==> inputs of job 3403 <==
==> flow/design.v <==
module Final_AXI_to_APB_Bridge #(
    parameter AXI_ADDR_WIDTH    = 32,
    parameter AXI_DATA_WIDTH    = 32,
    parameter AXI_MAX_BURST_LEN = 8,
    parameter AXI_BURST_WIDTH   = 2,
    parameter AXI_SIZE_WIDTH    = 3,
    parameter APB_ADDR_WIDTH    = 32,
    parameter APB_DATA_WIDTH    = 32
)(
    input  [AXI_ADDR_WIDTH-1:0]    AWADDR,
    input  [AXI_BURST_WIDTH-1:0]   AWBURST,
    input  [AXI_MAX_BURST_LEN-1:0] AWLEN,
    input                          AWVALID,
    output                         AWREADY,
    input  [AXI_ADDR_WIDTH-1:0]    ARADDR,
    input  [AXI_BURST_WIDTH-1:0]   ARBURST,
    input  [AXI_MAX_BURST_LEN-1:0] ARLEN,
    input                          ARVALID,
    output                         ARREADY,
    input  [AXI_DATA_WIDTH-1:0]    WDATA,
    input                          WVALID,
    input                          WLAST,
    input  [AXI_DATA_WIDTH/8-1:0]  WSTRB,
    output                         WREADY,
    output [AXI_DATA_WIDTH-1:0]    RDATA,
    output [1:0]                   RRESP,
    output                         RVALID,
    output                         RLAST,
    input                          RREADY,
    output [1:0]                   BRESP,
    output                         BVALID,
    input                          BREADY,
    input                          ACLK,
    input                          ARESETn,
    output [APB_ADDR_WIDTH-1:0]    PADDR,
    output                         PWRITE,
    output                         PSEL1,
    output                         PSEL2,
    output                         PSEL3,
    output                         PSEL4,
    output                         PENABLE,
    output [APB_DATA_WIDTH-1:0]    PWDATA,
    input  [APB_DATA_WIDTH-1:0]    PRDATA,
    input                          PREADY
);
    localparam [12:0] IDLE_WRITE        = 13'b0000000000001;
    localparam [12:0] READ_SETUP_M      = 13'b0000000000010;
    localparam [12:0] READ_SETUP_S      = 13'b0000000000100;
    localparam [12:0] READ_ACCESS_S     = 13'b0000000001000;
    localparam [12:0] READ_PREACCESS_M  = 13'b0000000010000;
    localparam [12:0] READ_ACCESS_M     = 13'b0000000100000;
    localparam [12:0] WRITE_SETUP_M     = 13'b0000001000000;
    localparam [12:0] WRITE_PREACCESS_M = 13'b0000010000000;
    localparam [12:0] WRITE_ACCESS_M    = 13'b0000100000000;
    localparam [12:0] WRITE_TERMINATE   = 13'b0001000000000;
    localparam [12:0] WRITE_SETUP_S     = 13'b0010000000000;
    localparam [12:0] WRITE_ACCESS_S    = 13'b0100000000000;
    localparam [12:0] IDLE_READ         = 13'b1000000000000;
    localparam READ_PRIORITY  = 1'b0;
    localparam WRITE_PRIORITY = 1'b1;
    reg  [12:0] current_state_write, next_state_write;
    reg  [12:0] current_state_read,  next_state_read;
    reg         current_arbiter_state, next_arbiter_state;
    reg  [AXI_MAX_BURST_LEN:0] Length_Of_Burst_Subordinate_write, Length_Of_Burst_Subordinate_write_next;
    reg  [AXI_MAX_BURST_LEN:0] Length_Of_Burst_Manager_write,     Length_Of_Burst_Manager_write_next;
    reg  [AXI_ADDR_WIDTH-1:0]  Address_Hold_Reg_write,            Address_Hold_Reg_write_next;
    reg  [AXI_ADDR_WIDTH-1:0]  Memory_Aligner_write,              Memory_Aligner_write_next;
    reg  [AXI_DATA_WIDTH-1:0]  write_buf;         
    reg  [APB_DATA_WIDTH-1:0]  pwdata_q, pwdata_c;
    reg                        wen_q, wen_c;      
    reg  [AXI_MAX_BURST_LEN:0] Length_Of_Burst_Subordinate_read, Length_Of_Burst_Subordinate_read_next;
    reg  [AXI_MAX_BURST_LEN:0] Length_Of_Burst_Manager_read,     Length_Of_Burst_Manager_read_next;
    reg  [AXI_ADDR_WIDTH-1:0]  Address_Hold_Reg_read,            Address_Hold_Reg_read_next;
    reg  [APB_DATA_WIDTH-1:0]  read_buf;          
    reg  [AXI_DATA_WIDTH-1:0]  rdata_q, rdata_c;
    reg                        ren_q, ren_c;      
    reg                        last_q, last_c;
    always @(*) begin
        next_arbiter_state = current_arbiter_state;
        case (current_arbiter_state)
            WRITE_PRIORITY: if (AWVALID && !ARVALID) next_arbiter_state = READ_PRIORITY;
            READ_PRIORITY:  if (ARVALID && !AWVALID) next_arbiter_state = WRITE_PRIORITY;
        endcase
    end
    wire addr_conflict = (AWADDR == ARADDR) ||
                         ((AWADDR <= 50) && (ARADDR <= 50)) ||
                         ((AWADDR >= 51) && (ARADDR >= 51) && (AWADDR <= 10) && (ARADDR <= 100)) ||
                         ((AWADDR >= 101) && (ARADDR >= 101) && (AWADDR <= 150) && (ARADDR <= 150)) ||
                         ((AWADDR >= 151) && (ARADDR >= 151) && (AWADDR <= 200) && (ARADDR <= 200));
    always @(posedge ACLK or negedge ARESETn) begin
        if (!ARESETn) begin
            current_arbiter_state             <= WRITE_PRIORITY;
            current_state_write               <= IDLE_WRITE;
            current_state_read                <= IDLE_READ;
            Length_Of_Burst_Manager_read      <= 0;
            Length_Of_Burst_Subordinate_read  <= 0;
            Length_Of_Burst_Manager_write     <= 0;
            Length_Of_Burst_Subordinate_write <= 0;
            Address_Hold_Reg_write            <= 0;
            Address_Hold_Reg_read             <= 0;
            Memory_Aligner_write              <= 0;
            wen_q                             <= 1'b0;
            ren_q                             <= 1'b0;
            last_q                            <= 1'b0;
        end else begin
            current_arbiter_state <= next_arbiter_state;
            if (current_arbiter_state == WRITE_PRIORITY && addr_conflict)
                current_state_write <= IDLE_WRITE;
            else
                current_state_write <= next_state_write;
            current_state_read                <= next_state_read;
            Length_Of_Burst_Manager_read      <= Length_Of_Burst_Manager_read_next;
            Length_Of_Burst_Subordinate_read  <= Length_Of_Burst_Subordinate_read_next;
            Length_Of_Burst_Manager_write     <= Length_Of_Burst_Manager_write_next;
            Length_Of_Burst_Subordinate_write <= Length_Of_Burst_Subordinate_write_next;
            Address_Hold_Reg_write            <= Address_Hold_Reg_write_next;
            Address_Hold_Reg_read             <= Address_Hold_Reg_read_next;
            Memory_Aligner_write              <= Memory_Aligner_write_next;
            wen_q                             <= wen_c;
            ren_q                             <= ren_c;
            last_q                            <= last_c;
        end
    end
    always @(posedge ACLK) begin
        pwdata_q <= pwdata_c;
        rdata_q  <= rdata_c;
        if (current_state_write == WRITE_ACCESS_M && Length_Of_Burst_Manager_write != 0)
            write_buf <= WDATA;
        if (current_state_read == READ_ACCESS_S && Length_Of_Burst_Subordinate_read != 0)
            read_buf <= PRDATA;
    end
    always @(*) begin
        next_state_write                       = current_state_write;
        Address_Hold_Reg_write_next            = Address_Hold_Reg_write;
        Length_Of_Burst_Manager_write_next     = Length_Of_Burst_Manager_write;
        Length_Of_Burst_Subordinate_write_next = Length_Of_Burst_Subordinate_write;
        Memory_Aligner_write_next              = Memory_Aligner_write;
        pwdata_c                               = pwdata_q;
        wen_c                                  = wen_q;
        case (current_state_write)
            IDLE_WRITE: begin
                pwdata_c                               = 0;
                wen_c                                  = 1'b0;
                Address_Hold_Reg_write_next            = 0;
                Length_Of_Burst_Manager_write_next     = 0;
                Length_Of_Burst_Subordinate_write_next = 0;
                Memory_Aligner_write_next              = 0;
                next_state_write = AWVALID ? WRITE_SETUP_M : IDLE_WRITE;
            end
            WRITE_SETUP_M: begin
                if (AWVALID) begin
                    Address_Hold_Reg_write_next            = AWADDR;
                    Length_Of_Burst_Subordinate_write_next = AWLEN + 1;
                    Length_Of_Burst_Manager_write_next     = AWLEN + 1;
                    Memory_Aligner_write_next              = AWADDR;
                    next_state_write = WRITE_PREACCESS_M;
                end else
                    next_state_write = IDLE_WRITE;
            end
            WRITE_PREACCESS_M: begin
                next_state_write = WVALID ? WRITE_ACCESS_M : WRITE_PREACCESS_M;
            end
            WRITE_ACCESS_M: begin
                if (Length_Of_Burst_Manager_write != 0) begin
                    if (WLAST || Length_Of_Burst_Manager_write == 1)
                        next_state_write = WRITE_TERMINATE;
                    else
                        next_state_write = WRITE_SETUP_S;
                    case (AWBURST)
                        2'b00: Address_Hold_Reg_write_next = AWADDR;
                        2'b01: Address_Hold_Reg_write_next = Address_Hold_Reg_write + 4;
                        2'b10: begin
                            Address_Hold_Reg_write_next = Address_Hold_Reg_write + 4;
                            if (Address_Hold_Reg_write >= AWADDR + AWLEN*4)
                                Address_Hold_Reg_write_next = AWADDR;
                        end
                        default: Address_Hold_Reg_write_next = AWADDR;
                    endcase
                    Length_Of_Burst_Manager_write_next = Length_Of_Burst_Manager_write - 1;
                end else
                    next_state_write = WRITE_TERMINATE;
            end
            WRITE_TERMINATE: begin
                next_state_write = BREADY ? WRITE_SETUP_S : WRITE_TERMINATE;
            end
            WRITE_SETUP_S: begin
                next_state_write = WRITE_ACCESS_S;
                pwdata_c         = write_buf;
                wen_c            = 1'b1;
            end
            WRITE_ACCESS_S: begin
                if (PREADY && Length_Of_Burst_Subordinate_write != 0) begin
                    if (Length_Of_Burst_Subordinate_write == 1)
                        next_state_write = IDLE_WRITE;
                    else
                        next_state_write = WRITE_ACCESS_M;
                    case (AWBURST)
                        2'b01: Memory_Aligner_write_next = Memory_Aligner_write + 4;
                        2'b10: begin
                            Memory_Aligner_write_next = Memory_Aligner_write + 4;
                            if (Memory_Aligner_write >= AWADDR + AWLEN*2)
                                Memory_Aligner_write_next = AWADDR;
                        end
                        default: Memory_Aligner_write_next = Memory_Aligner_write;
                    endcase
                    Length_Of_Burst_Subordinate_write_next = Length_Of_Burst_Subordinate_write - 1;
                end
            end
            default: next_state_write = IDLE_WRITE;
        endcase
    end
    always @(*) begin
        next_state_read                       = current_state_read;
        Address_Hold_Reg_read_next            = Address_Hold_Reg_read;
        Length_Of_Burst_Subordinate_read_next = Length_Of_Burst_Subordinate_read;
        Length_Of_Burst_Manager_read_next     = Length_Of_Burst_Manager_read;
        rdata_c                               = rdata_q;
        ren_c                                 = ren_q;
        last_c                                = last_q;
        case (current_state_read)
            IDLE_READ: begin
                rdata_c                               = 0;
                ren_c                                 = ARVALID;
                last_c                                = 1'b0;
                Address_Hold_Reg_read_next            = 0;
                Length_Of_Burst_Subordinate_read_next = 0;
                Length_Of_Burst_Manager_read_next     = 0;
                next_state_read = ARVALID ? READ_SETUP_M : IDLE_READ;
            end
            READ_SETUP_M: begin
                if (ARVALID) begin
                    Address_Hold_Reg_read_next            = ARADDR;
                    Length_Of_Burst_Subordinate_read_next = ARLEN + 1;
                    Length_Of_Burst_Manager_read_next     = ARLEN + 1;
                    next_state_read = READ_SETUP_S;
                end else
                    next_state_read = IDLE_READ;
            end
            READ_SETUP_S: begin
                next_state_read = PREADY ? READ_ACCESS_S : READ_SETUP_S;
            end
            READ_ACCESS_S: begin
                if (Length_Of_Burst_Subordinate_read != 0) begin
                    case (ARBURST)
                        2'b01: Address_Hold_Reg_read_next = Address_Hold_Reg_read + 4;
                        2'b10: begin
                            Address_Hold_Reg_read_next = Address_Hold_Reg_read + 4;
                            if (Address_Hold_Reg_read >= ARADDR + ARLEN*2)
                                Address_Hold_Reg_read_next = ARADDR;
                        end
                        default: Address_Hold_Reg_read_next = Address_Hold_Reg_read;
                    endcase
                    Length_Of_Burst_Subordinate_read_next = Length_Of_Burst_Subordinate_read - 1;
                    next_state_read = READ_PREACCESS_M;
                end else
                    next_state_read = READ_ACCESS_M;
            end
            READ_PREACCESS_M: begin
                next_state_read = RREADY ? READ_ACCESS_M : READ_PREACCESS_M;
            end
            READ_ACCESS_M: begin
                if (Length_Of_Burst_Manager_read != 0) begin
                    if (Length_Of_Burst_Manager_read == 1) begin
                        last_c          = 1'b1;
                        next_state_read = IDLE_READ;
                    end else
                        next_state_read = READ_ACCESS_S;
                    rdata_c = read_buf;
                    Length_Of_Burst_Manager_read_next = Length_Of_Burst_Manager_read - 1;
                end else
                    next_state_read = IDLE_READ;
            end
            default: next_state_read = IDLE_READ;
        endcase
    end
    wire apb_active = (current_state_read  == READ_SETUP_S)  ||
                      (current_state_read  == READ_ACCESS_M) ||
                      (current_state_read  == READ_ACCESS_S) ||
                      (current_state_write == WRITE_SETUP_S) ||
                      (current_state_write == WRITE_ACCESS_S);
    wire sel_on = !last_c && apb_active;
    wire write_apb = (current_state_write == WRITE_ACCESS_S) || (current_state_write == WRITE_SETUP_S);
    assign ARREADY = (current_state_read == READ_SETUP_M);
    assign PADDR   = ((wen_c || (ren_c && write_apb)) && (current_state_read != READ_ACCESS_M)) ?
                     Memory_Aligner_write : Address_Hold_Reg_read;
    assign PSEL1   = sel_on && ((Address_Hold_Reg_write <= 50) || (Address_Hold_Reg_read <= 50));
    assign PSEL2   = sel_on && ((Address_Hold_Reg_write >= 51  && Address_Hold_Reg_write <= 100) ||
                                (Address_Hold_Reg_read  >= 51  && Address_Hold_Reg_read  <= 100));
    assign PSEL3   = sel_on && ((Address_Hold_Reg_write >= 101 && Address_Hold_Reg_write <= 150) ||
                                (Address_Hold_Reg_read  >= 101 && Address_Hold_Reg_read  <= 150));
    assign PSEL4   = sel_on && ((Address_Hold_Reg_write >= 151 && Address_Hold_Reg_write <= 200) ||
                                (Address_Hold_Reg_read  >= 151 && Address_Hold_Reg_read  <= 200));
    assign PWRITE  = write_apb;
    assign PENABLE = (current_state_read == READ_ACCESS_S) || (current_state_write == WRITE_ACCESS_S);
    assign PWDATA  = pwdata_c;
    assign RDATA   = rdata_c;
    assign RRESP   = last_c ? 2'd0 : 2'd1;
    assign RLAST   = (RRESP != 2'd0) && last_c && RREADY;
    assign RVALID  = (current_state_read == READ_ACCESS_M);
    assign AWREADY = (current_state_write == WRITE_SETUP_M);
    assign WREADY  = (current_state_write == WRITE_ACCESS_M);
    assign BVALID  = (current_state_write == WRITE_TERMINATE);
    assign BRESP   = (current_state_write == WRITE_TERMINATE) ? 2'd0 : 2'd1;
endmodule
==> flow/run.sh <==
#!/bin/bash
# the make line also repeats each setting of config.mk as NAME=value (left out here)
make -C /OpenROAD-flow-scripts/flow DESIGN_CONFIG=/design/flow/config.mk WORK_HOME=/design/flow/orfs CLKGATE_MAP_FILE= finish
==> flow/config.mk <==
export PLATFORM = sky130hd
export DESIGN_NAME = Final_AXI_to_APB_Bridge
export DESIGN_NICKNAME = Final_AXI_to_APB_Bridge
export VERILOG_FILES = /design/flow/design.v
export SDC_FILE = /design/flow/constraint.sdc
export NUM_CORES = 4
export LEC_CHECK = 0
export CAP_MARGIN = 20
export CORE_MARGIN = 2
export CORE_UTILIZATION = 72
export CTS_CLUSTER_DIAMETER = 242
export CTS_CLUSTER_SIZE = 30
export HOLD_SLACK_MARGIN = -0.07
export PLACE_DENSITY = 0.6
export SLEW_MARGIN = 20
==> flow/constraint.sdc <==
create_clock -name core_clock -period 4.35 [get_ports {ACLK}]
set_input_delay 0.8700 -clock core_clock [delete_from_list [all_inputs] [get_ports {ACLK}]]
set_output_delay 0.8700 -clock core_clock [all_outputs]
set_load 0.01 [all_outputs]
==> job 3746 (differences from job 3403) <==
Settings changed: CORE_UTILIZATION 72 to 66, CTS_CLUSTER_DIAMETER 242 to 32, CTS_CLUSTER_SIZE 30 to not set, HOLD_SLACK_MARGIN -0.07 to not set, MAX_ROUTING_LAYER set to met4.
==> flow/constraint.sdc (replaced) <==
create_clock -name core_clock -period 5.62 [get_ports {ACLK}]
set_input_delay 1.1240 -clock core_clock [delete_from_list [all_inputs] [get_ports {ACLK}]]
set_output_delay 1.1240 -clock core_clock [all_outputs]
set_load 0.01 [all_outputs]
==> qor.json <==
{
  "outcome": "did not finish",
  "flow.stopped_at": "clock tree synthesis",
  "toolErrorMsg": "[ERROR DPL-0033] detailed placement checks failed during check placement.",
  "post_place_cell_area_sq_mm": 0.0239,
  "finalWeightedCongestion": 1.07,
  "floorplan.core_util": 0.733,
  "design.die.area_sq_mm": 0.0278,
  "numPlacedInstances": 2833
}
[end of results for job 3403]
==> qor.json <==
{
  "outcome": "complete, no violations",
  "design.die.area_sq_mm": 0.0302,
  "numPlacedInstances": 2790,
  "post_place_cell_area_sq_mm": 0.0229,
  "finalWeightedCongestion": 0.966
}
[end of results for job 3746]
